Design processor, start of the top module:
module processor(a,b,instruction,clk,rst,y);
    input [31:0] a,b;
    input [31:0] instruction;
    input clk, rst;
    wire [31:0] rs1, rs2;
    output [31:0] y;
    wire [31:0] rd;
    wire [4:0] rs1_address, rs2_address, rd_address;
    wire [6:0] opcode, p;
    wire [2:0] func;
    wire [3:0] cs;
    instruction_decoder id(instruction,opcode,clk,p,func,rs1_address,rs2_address,rd_address);
    register_bank rg(a,b,rs1_address,rs2_address,rd_address,rd,rs1,rs2,rst,clk);
    controller cn(p,func,cs);
    alu ar(rs1,rs2,cs,rd,y);
endmodule
clock: 11.1 ns
lec_check: 0
cap_margin: 20
cell_pad_in_sites_detail_placement: 1
core_aspect_ratio: 0.67
core_margin: 3
core_utilization: 40
gpl_routability_driven: 0
place_density_lb_addon: 0.09
slew_margin: 10
tns_end_percent: 60
run.sh (not shown) runs the stock make flow with config.mk's settings and CLKGATE_MAP_FILE=.
Rerun with:
Settings changed: CELL_PAD_IN_SITES_DETAIL_PLACEMENT 1 to not set, CORE_ASPECT_RATIO 0.67 to not set, CORE_MARGIN 3 to 2, CORE_UTILIZATION 40 to 58, GPL_ROUTABILITY_DRIVEN 0 to not set, PLACE_DENSITY_LB_ADDON 0.09 to not set, SETUP_SLACK_MARGIN set to 1.03, SLEW_MARGIN 10 to 20, TNS_END_PERCENT 60 to not set.
Clock period 11.1 ns to 3.52 ns, I/O delays scaled along.
The changed run did not get past global routing (5_1_grt) with GRT-0116.
Area after synthesis stays the same.
Synthesized cell count does not change.
Die area fell by 32%.
Rerun with:
Settings changed: SETUP_SLACK_MARGIN 1.03 to 1.42, TNS_END_PERCENT set to 5.
Clock period 3.52 ns to 4.91 ns, I/O delays scaled along.
With this change the flow ran to the end with no violations.
Die size stays the same.
Area after synthesis does not change.
Synthesized cell count stays the same.
Rerun with:
Settings changed: SETUP_SLACK_MARGIN 1.42 to not set, TNS_END_PERCENT 5 to not set.
Clock period 4.91 ns to 5.74 ns, I/O delays scaled along.
The new run went through all stages and came out clean; routed wire length fell by a few percent; power fell by about a fifth; design area fell by a little under a tenth; worst setup slack got worse by 0.061 ns; sequential power fell by roughly a tenth; non-clock buffer count fell by 80; sequential share of layout area rose by 1.2 points; die area is unchanged; critical path depth stays the same; utilization fell by 5.8 points.

== 04-01 ==
processor again, from the RTL that the note above started with.
clock: 3.97 ns
lec_check: 0
cap_margin: 20
core_margin: 2
core_utilization: 58
slew_margin: 20
What ended 04-01 was a tool error in 5_1_grt; the run never finished.
The inputs of 06-24 differ from those of 04-01 as listed below.
Settings: a change of CORE_UTILIZATION from 58 to 40; a change of the clock period (ns, I/O delays scaled along) from 3.97 to 6.27.
==> results <==
Summary across 06-24 and 04-01: the single failing run is 04-01.
In the summary table, 04-01 is marked failed, with error GRT-0232 raised in 5_1_grt.
06-24 vs. 04-01: post-place setup slack went up by 1190 ps.
Mean post-synth cell area came out exactly the same in 06-24 and 04-01.
On core area, 06-24 does worse than 04-01.
Between 04-01 and 06-24, initial standard-cell utilization of the core decreased.
Diff 06-24 and 04-01: final RePlAce weighted congestion lower in 06-24
What 06-24 reported for floorplan die area has to be multiplied by 0.70 to get the figure for 04-01.
Summary of 06-24 over 04-01: post-synthesis chip area from yosys barely changed; HPWL reported at the end of detailed placement now smaller; area share of fa/ha/maj cells after synthesis neither gained nor lost much.
Re standard cell area after detailed placement: 04-01 was higher than 06-24.

## quartz
Starting RTL as in the previous note.
export LEC_CHECK = 0
export CAP_MARGIN = 20
export CELL_PAD_IN_SITES_DETAIL_PLACEMENT = 1
export CORE_MARGIN = 2
export CORE_UTILIZATION = 40
export PLACE_DENSITY_LB_ADDON = 0.09
export SLEW_MARGIN = 35
export TNS_END_PERCENT = 50
create_clock -name core_clock -period 7.0 [get_ports {clk}]
quartz: no failed stages, no open violations at the end
Edits applied to the flow inputs when going from quartz to amber:
Settings: SETUP_SLACK_MARGIN newly set to 0.94; CELL_PAD_IN_SITES_DETAIL_PLACEMENT removed (was 1); SLEW_MARGIN changed from 35 to 20; TNS_END_PERCENT removed (was 50); PLACE_DENSITY_LB_ADDON removed (was 0.09); the clock period (ns, I/O delays scaled along) changed from 7.0 to 6.27.
Findings:
Clock-cell share of area of quartz is on par with amber. Cell depth of the worst setup path for amber: 3 up relative to quartz. Met2 demand-to-capacity share in global routing: lower on amber. When amber is set beside quartz, its peak ir drop on the vdd network turns out to be 8.1% smaller.

Starting RTL as in the previous note.
clock: 4.39 ns
lec_check: 0
abc_area: 0
cap_margin: 20
core_aspect_ratio: 0.66
core_margin: 2
core_utilization: 58
cts_cluster_diameter: 42
gpl_routability_driven: 1
gpl_timing_driven: 1
max_routing_layer: met4
setup_slack_margin: 0.74
slew_margin: 35
The first run never finished: it broke off in 5_1_grt on GRT-0232.
Change:
Settings changed: ABC_AREA 0 to not set, CORE_ASPECT_RATIO 0.66 to not set, CORE_UTILIZATION 58 to 40, CTS_CLUSTER_DIAMETER 42 to not set, GPL_ROUTABILITY_DRIVEN 1 to not set, GPL_TIMING_DRIVEN 1 to not set, MAX_ROUTING_LAYER met4 to not set, SETUP_SLACK_MARGIN 0.74 to not set, SLEW_MARGIN 35 to 20.
Clock period 4.39 ns to 7.0 ns, I/O delays scaled along.
What happened:
- The new run went through all stages and came out clean
- area after synthesis does not change
- die area climbs by 43%
- synthesized cell count is unchanged
Change:
Settings changed: CORE_UTILIZATION 40 to 55, CTS_CLUSTER_DIAMETER set to 41, SETUP_SLACK_MARGIN set to 0.74, TNS_END_PERCENT set to 5.
Clock period 7.0 ns to 4.47 ns, I/O delays scaled along.
The new run completed, yet does not pass: setup timing.
Design area rose by about a fifth.
Routed wire length rose by roughly a tenth.
Clock power rose by well over a third.
Final cell count rose by a few percent.
Worst setup slack degrades by 0.86 ns.
Die area fell by a quarter to a third.
Sequential cell count does not change.
Utilization rose by 29 points.
Total power rose by well over a third.
Change:
Settings changed: ABC_AREA set to 1, CORE_UTILIZATION 55 to 72, CTS_CLUSTER_DIAMETER 41 to 223, MAX_ROUTING_LAYER set to met4, SETUP_SLACK_MARGIN 0.74 to not set, TNS_END_PERCENT 5 to not set.
Clock period 4.47 ns to 4.55 ns, I/O delays scaled along.
Result:
- The new run reached the layout checks and failed them: setup timing
- via count increases by 24%
- wire length increases by 8.0%
- final cell count increases by 30%
- power decreases by 8.9%

The RTL this note starts from:
==> flow/design.v <==
`timescale 1ns/1ps
module processor(a,b,instruction,clk,rst,y);
    input [31:0] a,b;
    input [31:0] instruction;
    input clk, rst;
    wire [31:0] rs1, rs2;
    output [31:0] y;
    wire [31:0] rd;
    wire [4:0] rs1_address, rs2_address, rd_address;
    wire [6:0] opcode, p;
    wire [2:0] func;
    wire [3:0] cs;
    instruction_decoder id(instruction,opcode,clk,p,func,rs1_address,rs2_address,rd_address);
    register_bank rg(a,b,rs1_address,rs2_address,rd_address,rd,rs1,rs2,rst,clk);
    controller cn(p,func,cs);
    alu ar(rs1,rs2,cs,rd,y);
endmodule
`timescale 1ns/1ps
module instruction_decoder(instruction,opcode,clk,p,func,rs1_address,rs2_address,rd_address);
    input [31:0] instruction;
    input clk;
    output reg [6:0] opcode, p;
    output reg [2:0] func;
    output reg [4:0] rs1_address, rs2_address, rd_address;
    always@(instruction) begin
        opcode = instruction[6:0];
        p = instruction[31:25];
        func = instruction[14:12];
        rs1_address = instruction[19:15];
        rs2_address = instruction[24:20];
        rd_address = instruction[11:7];
    end
endmodule
`timescale 1ns/1ps
module register_bank (a,b,rs1_address,rs2_address,rd_address,rd,rs1,rs2,rst,clk);
    input [31:0] a,b,rd;
    input [4:0] rs1_address,rs2_address,rd_address;
    input rst,clk;
    output reg [31:0] rs1,rs2;
    always@(posedge clk) begin
        if(rst==0) begin
            rs1 <= (rs1_address==rs2_address) ? b : a;
            rs2 <= b;
        end
    end
endmodule
`timescale 1ns/1ps
module controller(p,func,cs);
    input [2:0] func;
    input [6:0] p;
    output reg [3:0] cs;
    always@(func,p) begin
        cs = {p[5],func};
    end
endmodule
`timescale 1ns/1ps
module alu(rs1,rs2,cs,rd,y);
    input [3:0] cs;
    output reg [31:0] y;
    input [31:0] rs1, rs2;
    output reg [31:0] rd;
    wire signed [31:0] sA = rs1;
    wire signed [31:0] sB = rs2;
    parameter
      ADD = 4'b0000,
      SUB = 4'b1000,
      SLL = 4'b0001,
      SLT = 4'b0010,
      SLTU = 4'b0011,
      XOR = 4'b0100,
      SRL = 4'b0101,
      SRA = 4'b1101,
      OR = 4'b0110,
      AND = 4'b0111;
    always@(cs,rs1,rs2) begin
    case(cs)
        ADD: begin
            rd = rs1+rs2;
            y=rd;
        end
        SUB: begin
            rd = rs1-rs2;
            y=rd;
        end
        SLL:begin
            rd = rs1 << rs2[4:0];
            y=rd;
        end
        SLT: begin
            rd = {31'd0,(sA < sB)};
            y=rd;
        end
        SLTU: begin
            rd = {31'd0,(rs1 < rs2)};
            y=rd;
        end
        XOR: begin
            rd = rs1 ^ rs2;
            y=rd;
        end
        SRL: begin
            rd = rs1 >> rs2[4:0];
            y=rd;
        end
        SRA: begin
            rd = sA >>> rs2[4:0];
            y=rd;
        end
        OR: begin
            rd = rs1 | rs2;
            y=rd;
        end
        AND: begin
            rd = rs1 & rs2;
            y=rd;
        end
        default: begin
            rd = 0; y=rd;
        end
    endcase
    end
endmodule
clock: 11.1 ns
lec_check: 0
cap_margin: 20
cell_pad_in_sites_detail_placement: 1
core_aspect_ratio: 0.67
core_margin: 7
core_utilization: 40
gpl_routability_driven: 1
gpl_timing_driven: 0
hold_slack_margin: -0.01
slew_margin: 15
tns_end_percent: 60
Next try:
Settings changed: ABC_AREA set to 1, CELL_PAD_IN_SITES_DETAIL_PLACEMENT 1 to not set, CORE_ASPECT_RATIO 0.67 to not set, CORE_MARGIN 7 to 2, CORE_UTILIZATION 40 to 51, CTS_CLUSTER_DIAMETER set to 202, CTS_CLUSTER_SIZE set to 95, GPL_ROUTABILITY_DRIVEN 1 to not set, GPL_TIMING_DRIVEN 0 to not set, HOLD_SLACK_MARGIN -0.01 to not set, SLEW_MARGIN 15 to 20, TNS_END_PERCENT 60 to not set.
Clock period 11.1 ns to 3.3 ns, I/O delays scaled along.
=>
- This time the run completed and failed the layout checks on setup timing
- non-clock buffer count came out higher by 290
- critical path depth came out lower by 3
- setup slack is worse by 3200 ps
- power came out higher to 4.1 times its value
- routed wire length came out higher by 13%
- global-route usage came out higher by 11 points
- count of clock-buffer cells in the layout is unchanged
- cell area came out higher by 44%
- sequential cell count is unchanged
Next try:
Settings changed: ABC_AREA 1 to not set, CORE_UTILIZATION 51 to 40, CTS_CLUSTER_DIAMETER 202 to 399, CTS_CLUSTER_SIZE 95 to 99, TNS_END_PERCENT set to 15.
Clock period 3.3 ns to 7.0 ns, I/O delays scaled along.
The new run finished with timing, DRC and antenna clean.
Synthesized area drops by roughly a tenth.
Total power fell by well over a third.
Setup slack is better by 1600 ps.
Design area went down by a quarter to a third.
Next try:
Settings changed: ABC_AREA set to 1, CELL_PAD_IN_SITES_GLOBAL_PLACEMENT set to 1, CORE_UTILIZATION 40 to 39, CTS_CLUSTER_DIAMETER 399 to 389, CTS_CLUSTER_SIZE 99 to 100, SETUP_SLACK_MARGIN set to -0.59, TNS_END_PERCENT 15 to 25.
What happened:
- The changed run produced a clean layout
- sequential power fell by about 2%
- critical path depth fell by 4
- fmax rose by 6.5%
- non-clock buffer count fell by 19
- global-route usage rose by 5.1 points
- final cell count rose by 47%
- wire length rose by 33%
- worst setup slack gets better by 380 ps
- synthesized cell count rose by 57%
- design area rose by 10%
- count of clock-buffer cells in the layout is unchanged
Next try:
Settings changed: CORE_ASPECT_RATIO set to 0.5, CTS_CLUSTER_DIAMETER 389 to 361, SETUP_SLACK_MARGIN -0.59 to not set.
=> The new run produced a clean layout; design area climbs by 0.47%; wire length goes up by 4.7%; cell count rose by 1.1%; die size hardly moves; sequential power is about the same; clock-buffer cell count is unchanged; setup slack degrades by 110 ps.
Power is estimated from default activity; no workload was simulated.
